==> run a <==
// testSlave
module testSlave(input clk, input reset,
    input  S_AXI_RREADY,
    output S_AXI_RVALID,
    output[5:0] S_AXI_RID,
    output[31:0] S_AXI_RDATA,
    output[1:0] S_AXI_RRESP,
    output S_AXI_RLAST,
    output S_AXI_ARREADY,
    input  S_AXI_ARVALID,
    input [5:0] S_AXI_ARID,
    input [5:0] S_AXI_ARADDR,
    input [7:0] S_AXI_ARLEN,
    input [2:0] S_AXI_ARSIZE,
    input [1:0] S_AXI_ARBURST,
    output S_AXI_WREADY,
    input  S_AXI_WVALID,
    input [31:0] S_AXI_WDATA,
    input [3:0] S_AXI_WSTRB,
    input  S_AXI_WLAST,
    output S_AXI_AWREADY,
    input  S_AXI_AWVALID,
    input [5:0] S_AXI_AWID,
    input [5:0] S_AXI_AWADDR,
    input [7:0] S_AXI_AWLEN,
    input [2:0] S_AXI_AWSIZE,
    input [1:0] S_AXI_AWBURST,
    input  S_AXI_BREADY,
    output S_AXI_BVALID,
    output[5:0] S_AXI_BID,
    output[1:0] S_AXI_BRESP
);
clock: 3.34 ns
lec_check: 0
cap_margin: 10
cell_pad_in_sites_global_placement: 2
core_aspect_ratio: 1.95
core_margin: 2
core_utilization: 19
cts_cluster_size: 12
max_routing_layer: met5
min_routing_layer: met2
place_density_lb_addon: 0.15
slew_margin: 25
tns_end_percent: 50
run.sh (not shown) runs the stock make flow with config.mk's settings and CLKGATE_MAP_FILE=.
==> inputs of run b, as changes to run a <==
Settings changed: CAP_MARGIN 10 to 40, CELL_PAD_IN_SITES_GLOBAL_PLACEMENT 2 to default, CORE_ASPECT_RATIO 1.95 to default, CORE_UTILIZATION 19 to 72, CTS_CLUSTER_SIZE 12 to 37, MAX_ROUTING_LAYER met5 to default, MIN_ROUTING_LAYER met2 to default, PLACE_DENSITY from default to 0.65, PLACE_DENSITY_LB_ADDON 0.15 to default, SETUP_SLACK_MARGIN from default to 0.4, SLEW_MARGIN 25 to 20, TNS_END_PERCENT 50 to default.
==> flow/constraint.sdc (replaced) <==
create_clock -name core_clock -period 1.67 [get_ports {clk}]
set_input_delay 0.3340 -clock core_clock [delete_from_list [all_inputs] [get_ports {clk}]]
set_output_delay 0.3340 -clock core_clock [all_outputs]
set_load 0.01 [all_outputs]
==> inputs of run c, as changes to run a <==
Settings changed: ABC_AREA from default to 1, CAP_MARGIN 10 to 20, CELL_PAD_IN_SITES_GLOBAL_PLACEMENT 2 to default, CORE_ASPECT_RATIO 1.95 to default, CORE_UTILIZATION 19 to 70, CTS_CLUSTER_DIAMETER from default to 275, CTS_CLUSTER_SIZE 12 to default, MAX_ROUTING_LAYER met5 to default, MIN_ROUTING_LAYER met2 to default, PLACE_DENSITY from default to 0.6, PLACE_DENSITY_LB_ADDON 0.15 to default, SLEW_MARGIN 25 to 20, TNS_END_PERCENT 50 to default.
==> flow/constraint.sdc (replaced) <==
create_clock -name core_clock -period 2.41 [get_ports {clk}]
set_input_delay 0.4820 -clock core_clock [delete_from_list [all_inputs] [get_ports {clk}]]
set_output_delay 0.4820 -clock core_clock [all_outputs]
set_load 0.01 [all_outputs]
==> inputs of run d, as changes to run a <==
Settings changed: CAP_MARGIN 10 to 5, CELL_PAD_IN_SITES_GLOBAL_PLACEMENT 2 to default, CORE_ASPECT_RATIO 1.95 to default, CORE_UTILIZATION 19 to 72, CTS_CLUSTER_SIZE 12 to 37, MAX_ROUTING_LAYER met5 to default, MIN_ROUTING_LAYER met2 to default, PLACE_DENSITY from default to 0.65, PLACE_DENSITY_LB_ADDON 0.15 to default, SETUP_SLACK_MARGIN from default to 0.4, SLEW_MARGIN 25 to 20, TNS_END_PERCENT 50 to default.
==> flow/constraint.sdc (replaced) <==
create_clock -name core_clock -period 2.25 [get_ports {clk}]
set_input_delay 0.4500 -clock core_clock [delete_from_list [all_inputs] [get_ports {clk}]]
set_output_delay 0.4500 -clock core_clock [all_outputs]
set_load 0.01 [all_outputs]
==> comparison <==
Run d reached the layout checks and failed them: setup timing. Run c completed with no timing, DRC or antenna violations. Run b did not get past global routing (5_1_grt), error ODB-0269. Run a finished with timing, DRC and antenna clean.
Clock power: run a is lower than run d (39%).
Between run d and run c, the lower via count is in run c (gap 17%, measured against run c).
Total power, highest first: run d, run c, run a.
Flip-flop count is the same in run c and run d.
Against run c, the final area of run a is higher by 5.3%.
The highest setup slack belongs to run a, the lowest to run d.
Count of clock-buffer cells in the layout: run a > run d > run c.
The lowest sequential share of layout area belongs to run d, the highest to run c.
Non-clock buffer count, highest first: run d, run c, run a.
Of run d and run c, run c has the higher synthesized cell count (gap 20%, measured against run c).
In die area, run a is at 3.7 times the value of run b.
==> figures <==
|  | run d | run a | run b | run c |
|---|---|---|---|---|
| Status | complete, but fails checks | finished clean | did not finish | finished clean |
| Stage where the flow stopped | - | - | global routing (5_1_grt) | - |
| Violated checks | setup timing | - | - | - |
| Flip-flop and latch share of the layout cell area | 51.6% | 55.7% | - | 58.7% |
| Share of total power in sequential cells | 45.4% | 49.9% | - | 49.9% |
| Half-perimeter wire length after detailed placement | 43,800 um | 56,000 um | 46,400 um | 43,200 um |
| Slowest CP cell | a21oi_1 | o21a_4 | - | dfxtp_4 |
| Critical path class | flop to flop | flop to flop | - | flop to flop |
| Cell Rows | 70 | 190 | 70 | 70 |
| Worst slew margin relative to its limit | 41.7% | 41.1% | - | 57.5% |
| Post-layout period usage of the worst path | 129% | 88.7% | - | 96.8% |
| Most used cell along the critical path | buf_6 | and3_1 | - | inv_2 |
| Per-cell via count in the routed design | 8.13 | 5.65 | - | 6.29 |
| Fa+ha+maj area frac | 0.950% | 0.950% | 0.950% | 0.956% |
| Most repeated cell in the gate-level netlist after synthesis | edfxtp_1 | edfxtp_1 | edfxtp_1 | nor2_1 |
| Total via count in the routed design | 22,800 | 22,300 | - | 19,600 |
| Power density over the cells | 833 nW/um2 | 549 nW/um2 | - | 807 nW/um2 |
| Sequential Area | 17,800 um2 | 17,800 um2 | - | 17,800 um2 |
| Starting DRT DRC Count | 5,850 | 3,297 | - | 2,701 |
| Setup_tns | -81.98 ns | 0 ns | - | 0 ns |
| Simple-Gate Area Share | 19.3% | 19.3% | 19.3% | 19.6% |
| Clock skew after layout | 0.0302 ns | 0.0364 ns | - | 0.0257 ns |
| Type of the most critical hold path | input pin to flop | flop to flop | - | input pin to flop |
| Startpoint types | flop | flop | - | flop |
| WHS Endpoint | axi_awready | axi_awready | - | axi_rvalid |

* * *

==> 11-07 <==
Starting RTL as in the previous note.
==> flow/design.v (excerpt) <==
module testSlave(input clk, input reset,
    input  S_AXI_RREADY,
    output S_AXI_RVALID,
    output[5:0] S_AXI_RID,
    output[31:0] S_AXI_RDATA,
    output[1:0] S_AXI_RRESP,
    output S_AXI_RLAST,
    output S_AXI_ARREADY,
    input  S_AXI_ARVALID,
    input [5:0] S_AXI_ARID,
    input [5:0] S_AXI_ARADDR,
    input [7:0] S_AXI_ARLEN,
    input [2:0] S_AXI_ARSIZE,
    input [1:0] S_AXI_ARBURST,
    output S_AXI_WREADY,
    input  S_AXI_WVALID,
    input [31:0] S_AXI_WDATA,
    input [3:0] S_AXI_WSTRB,
    input  S_AXI_WLAST,
    output S_AXI_AWREADY,
    input  S_AXI_AWVALID,
    input [5:0] S_AXI_AWID,
    input [5:0] S_AXI_AWADDR,
    input [7:0] S_AXI_AWLEN,
    input [2:0] S_AXI_AWSIZE,
    input [1:0] S_AXI_AWBURST,
    input  S_AXI_BREADY,
    output S_AXI_BVALID,
    output[5:0] S_AXI_BID,
    output[1:0] S_AXI_BRESP
);
export LEC_CHECK = 0
export CAP_MARGIN = 15
export CELL_PAD_IN_SITES_DETAIL_PLACEMENT = 0
export CORE_ASPECT_RATIO = 1.31
export CORE_MARGIN = 2
export CORE_UTILIZATION = 68
export CTS_CLUSTER_DIAMETER = 64
export CTS_CLUSTER_SIZE = 27
export MAX_ROUTING_LAYER = met4
export SLEW_MARGIN = 35
export TNS_END_PERCENT = 40
create_clock -name core_clock -period 2.06 [get_ports {clk}]
==> 06-03: changes against 11-07 <==
Settings changed: CORE_UTILIZATION 68 to 72, CTS_CLUSTER_SIZE 27 to 18, PLACE_DENSITY from default to 0.67, SETUP_SLACK_MARGIN from default to 0.55.
==> flow/constraint.sdc (replaced) <==
create_clock -name core_clock -period 2.73 [get_ports {clk}]
set_input_delay 0.5460 -clock core_clock [delete_from_list [all_inputs] [get_ports {clk}]]
set_output_delay 0.5460 -clock core_clock [all_outputs]
set_load 0.01 [all_outputs]
==> 08-09: changes against 11-07 <==
Settings changed: CAP_MARGIN 15 to 20, CELL_PAD_IN_SITES_DETAIL_PLACEMENT 0 to default, CORE_ASPECT_RATIO 1.31 to default, CORE_UTILIZATION 68 to 58, CTS_CLUSTER_DIAMETER 64 to default, CTS_CLUSTER_SIZE 27 to default, MAX_ROUTING_LAYER met4 to default, SLEW_MARGIN 35 to 20, TNS_END_PERCENT 40 to default.
==> flow/constraint.sdc (replaced) <==
create_clock -name core_clock -period 1.98 [get_ports {clk}]
set_input_delay 0.3960 -clock core_clock [delete_from_list [all_inputs] [get_ports {clk}]]
set_output_delay 0.3960 -clock core_clock [all_outputs]
set_load 0.01 [all_outputs]
==> 08-22: changes against 11-07 <==
Settings changed: CAP_MARGIN 15 to 20, CELL_PAD_IN_SITES_DETAIL_PLACEMENT 0 to default, CORE_ASPECT_RATIO 1.31 to default, CORE_UTILIZATION 68 to 72, CTS_CLUSTER_DIAMETER 64 to 394, CTS_CLUSTER_SIZE 27 to default, MAX_ROUTING_LAYER met4 to default, PLACE_DENSITY from default to 0.6, SLEW_MARGIN 35 to 20, TNS_END_PERCENT 40 to default.
==> flow/constraint.sdc (replaced) <==
create_clock -name core_clock -period 2.05 [get_ports {clk}]
set_input_delay 0.4100 -clock core_clock [delete_from_list [all_inputs] [get_ports {clk}]]
set_output_delay 0.4100 -clock core_clock [all_outputs]
set_load 0.01 [all_outputs]
==> notes <==
08-22 produced a layout that fails on negative setup slack. 06-03 finished with timing, DRC and antenna clean. 08-09 produced a layout that fails on negative setup slack. 11-07 completed and failed the layout checks on negative setup slack.
Of 08-09 and 06-03, 08-09 has the higher cell count (gap 11%, measured against 06-03).
Of 06-03 and 11-07, 11-07 has the higher critical path depth (gap 2).
Sequential cell count is the same in 06-03 and 08-22.
Clock skew: 08-09 < 06-03 < 11-07 < 08-22.
Register-to-register slack, lowest first: 08-22, 11-07, 08-09, 06-03.
Area after synthesis is the same in 11-07 and 06-03.
Between 08-22 and 11-07, the lower non-clock buffer count is in 11-07 (gap 48).
Synthesized cell count is the same in 06-03 and 11-07.
Routed wire length: 06-03 < 08-09 < 11-07 < 08-22.
Worst setup slack: 06-03 > 08-09 > 11-07 > 08-22.
Via count: 06-03 < 08-09 < 11-07 < 08-22.
==> figures <==
| item | 08-22 | 08-09 | 11-07 | 06-03 |
|---|---|---|---|---|
| Core box area | 36300 um^2 | 45100 um^2 | 38300 um^2 | 36200 um^2 |
| Fraction of power spent switching nets | 27.6% | 24.9% | 26.5% | 25.4% |
| Proportion of cell area occupied by registers | 51.2% | 53.3% | 53.8% | 57.3% |
| Number of global-route vias before repair | 20400 | 17800 | 18800 | 17700 |
| # rows | 70 | 78 | 82 | 80 |
| Outcome | complete, but fails checks | complete, but fails checks | complete, but fails checks | no timing/DRC/antenna violations |
| Violated checks | negative setup slack | negative setup slack | negative setup slack | - |
| Well-Tap Cells | 468 | 600 | 504 | 492 |
| Design Power | 0.0308 W | 0.0305 W | 0.0265 W | 0.0194 W |
| Instance count on the critical path | 8 | 8 | 10 | 8 |
| Leakage power figure | 13.9 nW | 13.2 nW | 13.1 nW | 12.0 nW |
| Fraction of standard cell area in multi-input logic | 24.0% | 24.4% | 24.6% | 25.7% |
| Die Ht | 195 um | 217 um | 229 um | 223 um |
| Max frequency | 357 MHz | 420 MHz | 403 MHz | 426 MHz |
| Data required time of the critical path | 2.44 ns | 2.35 ns | 2.44 ns | 3.04 ns |
| Global placement routability congestion | 0.862 | 0.825 | 0.894 | 0.854 |
| Via count | 22800 | 18300 | 19100 | 18100 |
| Antenna diode count | 3 | 2 | 3 | 2 |
| Global routing usage on met3 | 11.3% | 6.33% | 5.71% | 6.87% |
| Avg WL per Cell | 38.2 um | 24.9 um | 27.8 um | 27.5 um |
| Power consumed by combinational cells | 0.00556 W | 0.00483 W | 0.00498 W | 0.00315 W |
| Number of instances in the placed design | 2613 | 2771 | 2646 | 2502 |
| Setup slack, reg-to-reg | -0.75 ns | -0.40 ns | -0.42 ns | 0.38 ns |
| Layout net count | 2454 | 2393 | 2381 | 2238 |

* * *

==> try-ember: inputs <==
testSlave again, from the RTL that the note above started with.
==> flow/config.mk <==
export PLATFORM = sky130hd
export DESIGN_NAME = testSlave
export DESIGN_NICKNAME = testSlave
export VERILOG_FILES = /design/flow/design.v
export SDC_FILE = /design/flow/constraint.sdc
export NUM_CORES = 4
export LEC_CHECK = 0
export CAP_MARGIN = 20
export CORE_MARGIN = 2
export CORE_UTILIZATION = 72
export CTS_CLUSTER_SIZE = 42
export PLACE_DENSITY = 0.6
export SLEW_MARGIN = 20
==> flow/constraint.sdc <==
create_clock -name core_clock -period 2.27 [get_ports {clk}]
set_input_delay 0.4540 -clock core_clock [delete_from_list [all_inputs] [get_ports {clk}]]
set_output_delay 0.4540 -clock core_clock [all_outputs]
set_load 0.01 [all_outputs]
==> inputs of try-delta, as changes to try-ember <==
--- a/flow/config.mk
+++ b/flow/config.mk
@@ -9,4 +9,3 @@
 export CORE_MARGIN = 2
-export CORE_UTILIZATION = 72
-export CTS_CLUSTER_SIZE = 42
+export CORE_UTILIZATION = 48
 export PLACE_DENSITY = 0.6
==> flow/constraint.sdc (replaced) <==
create_clock -name core_clock -period 3.01 [get_ports {clk}]
set_input_delay 0.6020 -clock core_clock [delete_from_list [all_inputs] [get_ports {clk}]]
set_output_delay 0.6020 -clock core_clock [all_outputs]
set_load 0.01 [all_outputs]
==> comparison table <==
Outcome: try-ember complete, but fails checks; try-delta finished clean
Violated checks: try-ember negative setup slack; try-delta -
Total routed wirelength: try-ember 76230 um; try-delta 68360 um
Top sig layer: try-ember met4; try-delta met5
PnR Total Power: try-ember 25.90 mW; try-delta 19.50 mW
R2r endpoint: try-ember axi_awaddr[2]; try-delta bram_4[21]
Logic share of the area: try-ember 0.2500; try-delta 0.2507
Highest attainable clock frequency: try-ember 416.0 MHz; try-delta 375.4 MHz
Latest clock arrival within the worst-skew pair: try-ember 620 ps; try-delta 600 ps
Post-route standard cell area excluding fillers: try-ember 32330 sq um; try-delta 30670 sq um
Tap cell instance count: try-ember 468; try-delta 696
Buf+Inv Stages, Crit Path: try-ember 1; try-delta 2
Vias in the first global route: try-ember 18390; try-delta 17280
Standard-cell rows: try-ember 70; try-delta 85
Worst min-delay path endpoint: try-ember axi_arready; try-delta axi_awready
Relative slew slack: try-ember 0.5337; try-delta 0.5972
Number of H-tree levels: try-ember 2; try-delta 3
Worst flop-to-flop path startpoint: try-ember axi_awlen_cntr[1]; try-delta axi_arv_arr_flag
Count of buffers added by post-CTS timing repair for setup: try-ember 13; try-delta 0
Gpl congestion: try-ember 0.8335; try-delta 0.7755
Post-route fraction of the period consumed by the critical path: try-ember 1.059; try-delta 0.8851

* * *

==> job 5499: inputs <==
testSlave again, from the RTL that the note above started with.
## testSlave
module testSlave(input clk, input reset,
    input  S_AXI_RREADY,
    output S_AXI_RVALID,
    output[5:0] S_AXI_RID,
    output[31:0] S_AXI_RDATA,
    output[1:0] S_AXI_RRESP,
    output S_AXI_RLAST,
    output S_AXI_ARREADY,
    input  S_AXI_ARVALID,
    input [5:0] S_AXI_ARID,
    input [5:0] S_AXI_ARADDR,
    input [7:0] S_AXI_ARLEN,
    input [2:0] S_AXI_ARSIZE,
    input [1:0] S_AXI_ARBURST,
    output S_AXI_WREADY,
    input  S_AXI_WVALID,
    input [31:0] S_AXI_WDATA,
    input [3:0] S_AXI_WSTRB,
    input  S_AXI_WLAST,
    output S_AXI_AWREADY,
    input  S_AXI_AWVALID,
    input [5:0] S_AXI_AWID,
    input [5:0] S_AXI_AWADDR,
    input [7:0] S_AXI_AWLEN,
    input [2:0] S_AXI_AWSIZE,
    input [1:0] S_AXI_AWBURST,
    input  S_AXI_BREADY,
    output S_AXI_BVALID,
    output[5:0] S_AXI_BID,
    output[1:0] S_AXI_BRESP
);
clock: 1.82 ns
lec_check: 0
cap_margin: 20
core_margin: 2
core_utilization: 70
cts_cluster_size: 41
place_density: 0.63
setup_slack_margin: 0.4
slew_margin: 20
==> job 4049: changes against job 5499 <==
==> flow/config.mk (replaced) <==
export PLATFORM = sky130hd
export DESIGN_NAME = testSlave
export DESIGN_NICKNAME = testSlave
export VERILOG_FILES = /design/flow/design.v
export SDC_FILE = /design/flow/constraint.sdc
export NUM_CORES = 4
export LEC_CHECK = 0
export CAP_MARGIN = 40
export CORE_ASPECT_RATIO = 1.58
export CORE_MARGIN = 2
export CORE_UTILIZATION = 72
export CTS_CLUSTER_DIAMETER = 58
export CTS_CLUSTER_SIZE = 41
export PLACE_DENSITY = 0.65
export SETUP_SLACK_MARGIN = -0.2
export SLEW_MARGIN = 20
==> flow/constraint.sdc (replaced) <==
create_clock -name core_clock -period 2.1 [get_ports {clk}]
set_input_delay 0.4200 -clock core_clock [delete_from_list [all_inputs] [get_ports {clk}]]
set_output_delay 0.4200 -clock core_clock [all_outputs]
set_load 0.01 [all_outputs]
==> notes <==
- Job 4049 ran to the end with violations: setup timing. Job 5499 completed and failed the layout checks on setup timing.
- Of job 5499 and job 4049, job 5499 has the higher global-route usage (gap 3.9 points).
- In job 5499 the register-to-register slack is worse than in job 4049, by 0.47 ns.
- Hold slack: job 4049 is better than job 5499 (0.028 ns).
- Of job 5499 and job 4049, job 5499 has the higher first-iteration DRC count (gap about 17%, measured against job 4049).
- Of job 5499 and job 4049, job 5499 has the higher via count (gap 8.8%, measured against job 4049).
- Sequential cell count is the same in job 4049 and job 5499.
- Cell area: job 5499 is higher than job 4049 (7.4%).
Power is estimated from default activity; no workload was simulated.
